==> trial 65 <==
==> flow/design.v <==
`timescale 1ns / 1ps
module cordic_sin_cos
(
    input clk,
    input reset_n,
    input i_call,
    input [31:0] i_data,
    output o_done,
    output [31:0] o_cos,
    output [31:0] o_sin
);
cordic_sin_cos_core u_sin_cos (
    .clk     ( clk ),
    .reset_n ( reset_n ),
    .i_call  ( i_call ),
    .i_data  ( i_data ),
    .o_done  ( o_done ),
    .o_cos   ( o_cos ),
    .o_sin   ( o_sin )
);
endmodule
module cordic_sin_cos_core(
    clk,
    reset_n,
    i_call,
    i_data,
    o_done,
    o_cos,
    o_sin
);
     input clk;
     input reset_n;
	 input i_call; 
	 input signed [31:0] i_data;
	 output o_done;
	 output signed [31:0] o_cos;
	 output signed [31:0] o_sin;	 
	 function [31:0] atan;
	    input [3:0] idx;
	    case( idx )
	       4'd0: atan = 32'd2949120;  4'd1: atan = 32'd1740992;  4'd2: atan = 32'd919872;  4'd3: atan = 32'd466944;
	       4'd4: atan = 32'd234368;   4'd5: atan = 32'd117312;   4'd6: atan = 32'd58688;   4'd7: atan = 32'd29312;
	       4'd8: atan = 32'd14656;    4'd9: atan = 32'd7360;     4'd10: atan = 32'd3648;   4'd11: atan = 32'd1856;
	       4'd12: atan = 32'd896;     4'd13: atan = 32'd448;     4'd14: atan = 32'd256;    default: atan = 32'd128;
	    endcase
	 endfunction
	 reg signed [31:0]x,y,tx,ty,deg,rcos,rsin;
	 reg [7:0]i,seg;
	 reg isdone,isnegcos,isnegsin,isswap;
	 always @ ( posedge clk or negedge reset_n )
	 if( !reset_n )
	 begin
	    { x,y,deg,rcos,rsin } <= { 32'd0,32'd0,32'd0,32'd0,32'd0};
		i <= 8'd0;
		{ isdone,isnegcos,isnegsin,isswap } <= { 1'b0,1'b0,1'b0,1'b0 };
	 end
	 else if( i_call )
	 case( i )       
  	    0:
		begin
		   seg = i_data / 90;
		   if( seg == 0 ) 
		   begin 
		   	  deg <= i_data; 
		   	  isnegcos <= 0; 
		   	  isnegsin <= 0; 
		   	  isswap <= 0; 
		   end
		   else if( seg == 1 ) 
		   begin 
		   	  deg <= i_data - 90; 
		   	  isnegcos <= 1; 
		   	  isnegsin <= 0; 
		   	  isswap <= 1; 
		   end
		   else if( seg == 2 ) 
		   begin 
		   	  deg <= i_data - 180; 
		   	  isnegcos <= 1; 
		   	  isnegsin <= 1; 
		   	  isswap <= 0; 
		   end
		   else if( seg == 3 ) 
		   begin 
		   	  deg <= i_data - 270; 
		   	  isnegcos <= 0; 
		   	  isnegsin <= 1; 
		   	  isswap <= 1;  
		   end 
		   i <= i + 1'b1;
	    end		 
		1:
		begin 
		   x <= 32'd39797; 
		   y <= 32'd0; 
		   deg <= deg << 16; 
		   i <= i + 1'b1; 
		end					 
		2,3,4,5,6,7,8,9,10,11,12,13,14,15,16,17:
		if( deg > 0 )
		begin
		   ty = y >>> i-2;
		   tx = x >>> i-2;
		   x <= x - ty;
		   y <= y + tx;
		   deg <= deg - atan(i-2);
		   i <= i + 1'b1;
		end
		else
		begin
		   ty = y >>> i-2;
		   tx = x >>> i-2;
		   x <= x + ty ;
		   y <= y - tx ;
		   deg <= deg + atan(i-2);
		   i <= i + 1'b1;
		end
		18:
		begin 
		   {rcos,rsin} <= isswap ? { y,x } : { x,y }; 
		   i <= i + 1'b1; 
		end			
		19:
		begin 
		   isdone <= 1'b1; 
		   i <= i + 1'b1; 
		end		
		20:
		begin 
		   isdone <= 1'b0; 
		   i <= 8'd0; 
		end		   
	 endcase
	 assign o_done = isdone;
	 assign o_cos = isnegcos ? -(rcos) : rcos;
	 assign o_sin = isnegsin ? -(rsin) : rsin;
endmodule
==> flow/run.sh <==
#!/bin/bash
# the make line also repeats each setting of config.mk as NAME=value (left out here)
make -C /OpenROAD-flow-scripts/flow DESIGN_CONFIG=/design/flow/config.mk WORK_HOME=/design/flow/orfs CLKGATE_MAP_FILE= finish
==> flow/config.mk <==
export PLATFORM = sky130hd
export DESIGN_NAME = cordic_sin_cos
export DESIGN_NICKNAME = cordic_sin_cos
export VERILOG_FILES = /design/flow/design.v
export SDC_FILE = /design/flow/constraint.sdc
export NUM_CORES = 4
export LEC_CHECK = 0
export ABC_AREA = 1
export CAP_MARGIN = 20
export CORE_MARGIN = 2
export CORE_UTILIZATION = 72
export CTS_CLUSTER_DIAMETER = 369
export CTS_CLUSTER_SIZE = 95
export PLACE_DENSITY = 0.38
export SETUP_SLACK_MARGIN = 3.12
export SLEW_MARGIN = 20
==> flow/constraint.sdc <==
create_clock -name core_clock -period 12.8 [get_ports {clk}]
set_input_delay 2.5600 -clock core_clock [delete_from_list [all_inputs] [get_ports {clk}]]
set_output_delay 2.5600 -clock core_clock [all_outputs]
set_load 0.01 [all_outputs]
==> trial 63: changes against trial 65 <==
--- a/flow/config.mk
+++ b/flow/config.mk
@@ -10,7 +10,7 @@
 export CORE_MARGIN = 2
 export CORE_UTILIZATION = 72
-export CTS_CLUSTER_DIAMETER = 369
-export CTS_CLUSTER_SIZE = 95
-export PLACE_DENSITY = 0.38
-export SETUP_SLACK_MARGIN = 3.12
+export CTS_CLUSTER_DIAMETER = 375
+export CTS_CLUSTER_SIZE = 100
+export PLACE_DENSITY = 0.39
+export SETUP_SLACK_MARGIN = -0.49
 export SLEW_MARGIN = 20
==> flow/constraint.sdc (replaced) <==
create_clock -name core_clock -period 21.6 [get_ports {clk}]
set_input_delay 4.3200 -clock core_clock [delete_from_list [all_inputs] [get_ports {clk}]]
set_output_delay 4.3200 -clock core_clock [all_outputs]
set_load 0.01 [all_outputs]
==> trial 32: changes against trial 65 <==
==> flow/config.mk (replaced) <==
export PLATFORM = sky130hd
export DESIGN_NAME = cordic_sin_cos
export DESIGN_NICKNAME = cordic_sin_cos
export VERILOG_FILES = /design/flow/design.v
export SDC_FILE = /design/flow/constraint.sdc
export NUM_CORES = 4
export LEC_CHECK = 0
export ABC_AREA = 1
export CAP_MARGIN = 40
export CORE_ASPECT_RATIO = 1.42
export CORE_MARGIN = 2
export CORE_UTILIZATION = 72
export CTS_CLUSTER_SIZE = 98
export PLACE_DENSITY = 0.43
export SLEW_MARGIN = 20
export TNS_END_PERCENT = 10
==> flow/constraint.sdc (replaced) <==
create_clock -name core_clock -period 16.2 [get_ports {clk}]
set_input_delay 3.2400 -clock core_clock [delete_from_list [all_inputs] [get_ports {clk}]]
set_output_delay 3.2400 -clock core_clock [all_outputs]
set_load 0.01 [all_outputs]
==> qor summary <==
|  | trial 65 | trial 63 | trial 32 |
|---|---|---|---|
| Run status | did not finish | failed layout checks | failed layout checks |
| Last stage reached | global routing | - | - |
| Violated checks | - | negative setup slack | max-capacitance violations, max-slew violations, negative setup slack |
| Setup fix buffers added after clock tree synthesis | 43 | 0 | 25 |
| Non-clk invs | - | 629 | 630 |
| Worst hold margin | - | 0.425 ns | 0.429 ns |
| Count of cells along the worst register-to-register path | - | 65 | 64 |
| Sum of net half-perimeters after detailed placement | 75100 um | 68400 um | 75100 um |
| Count of clock buffers in the final design | - | 18 | 17 |
| Setup slack of the worst register-to-register path | - | 10.73 ns | 5.37 ns |
| Filler cells | - | 2602 | 2233 |
| Number of DRC violations after detailed routing | - | 0 | 0 |
| Clock tree cell share of total cell area | - | 1.92% | 1.83% |
| Final setup fails | - | 35 | 35 |
| Number of flip-flops and latches | - | 172 | 172 |
